Setup of xenon:
==> flow/design.v (excerpt) <==
module cpu (
    input  clk,
    input  rst_n,
    input  [31:0] instr,
    input  [31:0] ram_data2,
    input  [10:0] start_pc,
    input  [3:0]  reg_addr,   
    output logic         waiting,
    output logic         ram_w_en1,
    output logic         ram_w_en2,
    output logic [10:0]  ram_addr2,
    output logic [31:0]  ram_in2,
    output logic [31:0]  status_out,
    output logic [31:0]  datapath_out,
    output logic [10:0]  pc_out,
    output logic [31:0]  reg_output
);
For scale: roughly 230 I/O pins, ~48,000 sq um of cells after synthesis.
Settings: LEC_CHECK=0, CAP_MARGIN=15, CORE_MARGIN=2, CORE_UTILIZATION=68, CTS_CLUSTER_SIZE=36, GPL_ROUTABILITY_DRIVEN=1, MAX_ROUTING_LAYER=met4, PLACE_DENSITY=0.64, SLEW_MARGIN=20, TNS_END_PERCENT=10; clock period 8.28 ns.
run.sh (not shown) runs the stock make flow with config.mk's settings and CLKGATE_MAP_FILE=.
xenon did not make it past global routing (5_1_grt), where a tool error ended it.
### xenon -> raven
Settings: MAX_ROUTING_LAYER removed (was met4); PLACE_DENSITY removed (was 0.64); CTS_CLUSTER_SIZE removed (was 36); TNS_END_PERCENT removed (was 10); CORE_UTILIZATION changed from 68 to 43; CAP_MARGIN changed from 15 to 40; GPL_ROUTABILITY_DRIVEN removed (was 1); the clock period (ns, I/O delays scaled along) changed from 8.28 to 6.59.
- raven ran in full, but the layout does not pass; the checks complain about negative setup slack.
- Number of enable flip-flop cells: raven vs xenon identical
- Lower setup slack after placement was reported by raven, not xenon.
- Of raven and xenon, the run reporting the lower post-CTS setup buffer count was xenon.
- Post-cts sizing count was higher in the run labelled raven.
- When the final numbers for raven and xenon were put side by side, the site row count turned out to be smaller in xenon.
Edits applied to the flow inputs when going from raven to fjord:
Settings: an added CTS_CLUSTER_SIZE of 33; a change of CORE_UTILIZATION from 43 to 72; an added SETUP_SLACK_MARGIN of 1.15; an added CTS_CLUSTER_DIAMETER of 97; a change of the clock period (ns, I/O delays scaled along) from 6.59 to 8.52.
[summary]
As the logs show, fjord stopped at global routing (5_1_grt) after a tool error, so it never reached the end of the flow.
raven -> stages 100% | layout checks FAIL | negative setup slack
fjord vs. raven: die height decreased by about 22% relative to the old numbers, worst setup slack before clock tree synthesis has increased, die outline area moved down, floorplan die width has decreased, final weighted congestion of routability-driven global placement went up.
fjord vs raven — buffers inserted during post-CTS setup optimization climbed by more than half
In fjord, the pre-placement core utilization came out 30 points above the value in raven.
fjord against raven; number of placement rows is down by more than 10%.
The inputs of violet differ from those of fjord as listed below.
Settings: swapping 72 for 40 in CORE_UTILIZATION; clearing CTS_CLUSTER_SIZE, which used to be 33; clearing CTS_CLUSTER_DIAMETER, which used to be 97; clearing SETUP_SLACK_MARGIN, which used to be 1.15; swapping 8.52 for 11.9 in the clock period (ns, I/O delays scaled along).
Results
Number of cell rows, fjord and violet: larger value in violet
violet reached the final stage; the timing, design-rule and antenna checks on its layout passed.
Comparing fjord and violet, the higher total number of H-tree levels is on violet.
violet: area of the chip is about 80% higher than what fjord reported.
Re die height: fjord was lower than violet.
The following lists how zinc was set up differently from violet:
Settings: CTS_CLUSTER_DIAMETER: unset -> 342; CTS_CLUSTER_SIZE: unset -> 99; SETUP_SLACK_MARGIN: unset -> -0.47; PLACE_DENSITY: unset -> 0.38; CORE_UTILIZATION: 40 -> 72; the clock period (ns, I/O delays scaled along): 11.9 -> 7.58.
## What came out
From violet to zinc, number of library cell types mapped by synthesis did not move at all. For zinc, the flow was terminated by a tool error in global routing (5_1_grt) and produced no final design. Delta(die area, zinc - violet) < 0. On count of buffers added by post-CTS timing repair for setup, the higher figure sits with zinc, not violet.

---

== run 1 ==
Starting RTL as in the previous note.
## cpu
module cpu (
    input  clk,
    input  rst_n,
    input  [31:0] instr,
    input  [31:0] ram_data2,
    input  [10:0] start_pc,
    input  [3:0]  reg_addr,   
    output logic         waiting,
    output logic         ram_w_en1,
    output logic         ram_w_en2,
    output logic [10:0]  ram_addr2,
    output logic [31:0]  ram_in2,
    output logic [31:0]  status_out,
    output logic [31:0]  datapath_out,
    output logic [10:0]  pc_out,
    output logic [31:0]  reg_output
);
    logic [31:0] instr_reg;
    logic [3:0]  cond;            
    logic [6:0]  opcode;          
    logic        en_status_decode;  
    logic [3:0]  rn, rd, rs, rm;  
    logic [1:0]  shift_op;        
    logic [4:0]  imm5;            
    logic [11:0] imm12;           
    logic [23:0] imm24;           
    logic        P, U, W;         
    logic [3:0] rt;
    assign rt = rd;
    logic [31:0] status_out_dp;
    logic [31:0] datapath_out_dp;
    logic [31:0] str_data_dp;
    logic [10:0] pc_out_dp;
    logic [31:0] reg_output_dp;
    logic        waiting_ctrl;
    logic        w_en1, w_en2, w_en_ldr, sel_load_LR;
    logic [1:0]  sel_A_in, sel_B_in, sel_shift_in;
    logic        en_A, en_B, en_C, en_S;
    logic        sel_A, sel_B, sel_post_indexing;
    logic [2:0]  ALU_op;
    logic        en_status, status_rdy_ctrl;
    logic        load_ir, load_pc_ctrl;
    logic [1:0]  sel_pc_ctrl;
    logic        ram_w_en1_ctrl, ram_w_en2_ctrl;
    assign waiting = waiting_ctrl;
    assign status_out = status_out_dp;
    assign datapath_out = datapath_out_dp;
    assign pc_out = pc_out_dp;
    assign reg_output = reg_output_dp;
    assign ram_addr2 = datapath_out_dp[10:0];
    assign ram_in2 = str_data_dp;
    assign ram_w_en1 = ram_w_en1_ctrl;
    assign ram_w_en2 = ram_w_en2_ctrl;
  ...
make LEC_CHECK=0 CAP_MARGIN=20 CELL_PAD_IN_SITES_DETAIL_PLACEMENT=1 CORE_ASPECT_RATIO=0.52 CORE_MARGIN=3 CORE_UTILIZATION=67 CTS_CLUSTER_DIAMETER=328 CTS_CLUSTER_SIZE=17 GPL_ROUTABILITY_DRIVEN=1 GPL_TIMING_DRIVEN=0 MAX_ROUTING_LAYER=met4 MIN_ROUTING_LAYER=met2 PLACE_DENSITY_LB_ADDON=0.26 SETUP_SLACK_MARGIN=1.77 SLEW_MARGIN=10 TNS_END_PERCENT=90 finish   # period 7.01 ns
Run 1 did not finish: a tool error stopped it during 3_5_place_dp.
The following lists how run 2 was set up differently from run 1:
Settings: PLACE_DENSITY_LB_ADDON no longer set, was 0.26; CTS_CLUSTER_DIAMETER now 27, was 328; CTS_CLUSTER_SIZE no longer set, was 17; SETUP_SLACK_MARGIN now 1.63, was 1.77; TNS_END_PERCENT no longer set, was 90; GPL_ROUTABILITY_DRIVEN no longer set, was 1; MIN_ROUTING_LAYER no longer set, was met2; CORE_UTILIZATION now 60, was 67; SLEW_MARGIN now 20, was 10; CORE_MARGIN now 2, was 3; CELL_PAD_IN_SITES_DETAIL_PLACEMENT no longer set, was 1; GPL_TIMING_DRIVEN no longer set, was 0; CORE_ASPECT_RATIO no longer set, was 0.52; the clock period (ns, I/O delays scaled along) now 6.75, was 7.01.
### Flow results
Run 2 got as far as 5_1_grt, where a tool error ended the run. Run 1 and run 2 ended up with nearly the same fraction of registers with async set/reset. Of run 2 and run 1, it is run 2 that has the lower fraction of the core area occupied by cells at floorplan. Run 1 -> run 2: per-instance average area after synthesis delta 0, exact match. Comparing run 2 against run 1, there is no change at all in count of flip-flops with a built-in enable after synthesis. Width of the die came out lower on run 2 than on run 1. [compare] base=run 1 new=run 2: die area rose 9.6%, simple-gate share of the synthesized area about even, routability-driven placement congestion ratio fell 0.94. Lower die height goes to run 1 over run 2. Looking at run 1 and run 2, the number of ports placed on the die boundary is a wash. Reported for run 1 and run 2, multiplexer share of the synthesized area turned out identical to the last digit.
#### Input delta (run 3 over run 2)
Settings: CORE_UTILIZATION changed from 60 to 43; CTS_CLUSTER_DIAMETER removed (was 27); SETUP_SLACK_MARGIN removed (was 1.63); MAX_ROUTING_LAYER removed (was met4); CAP_MARGIN changed from 20 to 40; the clock period (ns, I/O delays scaled along) changed from 6.75 to 11.9.
Findings:
- Run 3 finished end to end and its layout was clean on timing, DRC and antenna.
- Run 2 failed in 5_1_grt with GRT-0116.
- From run 2 to run 3 the numbers moved as follows: post-synthesis cell count level, placed standard-cell area dropped 0.0058 mm2, die height moved up, total clock buffers created by CTS shrank by 49%.
Edits applied to the flow inputs when going from run 3 to run 4:
Settings: CORE_UTILIZATION changed from 43 to 65; SETUP_SLACK_MARGIN newly set to -0.72; TNS_END_PERCENT newly set to 5; CAP_MARGIN changed from 40 to 15; CTS_CLUSTER_SIZE newly set to 37; the clock period (ns, I/O delays scaled along) changed from 11.9 to 7.66.
### Flow results
- The flow ended early for run 4: it failed with a tool error in 5_1_grt.
- For instance area after placement, dividing the value from run 4 by the value from run 3 gives 1.08.
- For weighted congestion reported at the end of routability-driven placement, dividing the value from run 4 by the value from run 3 gives 1.07.
- Taking run 3 as the reference point, the setup slack at placement of run 4 falls by 2.28 ns.
### run 4 -> run 5
Settings: CTS_CLUSTER_SIZE: 37 -> unset; SETUP_SLACK_MARGIN: -0.72 -> unset; CORE_UTILIZATION: 65 -> 58; CAP_MARGIN: 15 -> 40; the clock period (ns, I/O delays scaled along): 7.66 -> 9.5.
Findings:
The final layout from run 5, which completed every stage, passed the timing, design-rule and antenna checks at the end of the flow.
Re area after synthesis: no difference whatsoever between run 5 and run 4.
Note that the number of rows created at floorplan recorded for run 5 amounts to 1.06 times the value seen in run 4.
Run 5: CTS buffer count higher than run 4
Reported for run 4 and run 5, number of unique standard cell types used by synthesis turned out identical to the last digit.
Compared to run 4, run 5 was floorplanned on a bigger die.
Re area fraction in full adders, half adders and majority gates: no difference whatsoever between run 4 and run 5.
Relative to run 4, height of the die increased by about 6% in run 5.
Run 5 — total number of H-tree levels 1 higher, run 4 as reference
Compare run 4 and run 5 | initial cell density of the core lower: run 5
Post-placement cell area | run 5 below run 4
From run 4 to run 5, synthesized cell count did not move at all.
Setup changes, run 5 to run 6
Settings: CAP_MARGIN changed from 40 to 15; SETUP_SLACK_MARGIN newly set to 1.03; the clock period (ns, I/O delays scaled along) changed from 9.5 to 7.66.
==> comparison <==
- Nothing crashed in run 6 and all stages finished; the problem is that the final layout failed, the offending checks being negative setup slack.
- The core of run 6 is more densely filled than that of run 5.
- Run 6 ended with more first-iteration DRC count than run 5.
- Global-route wire length before repair: higher on run 6
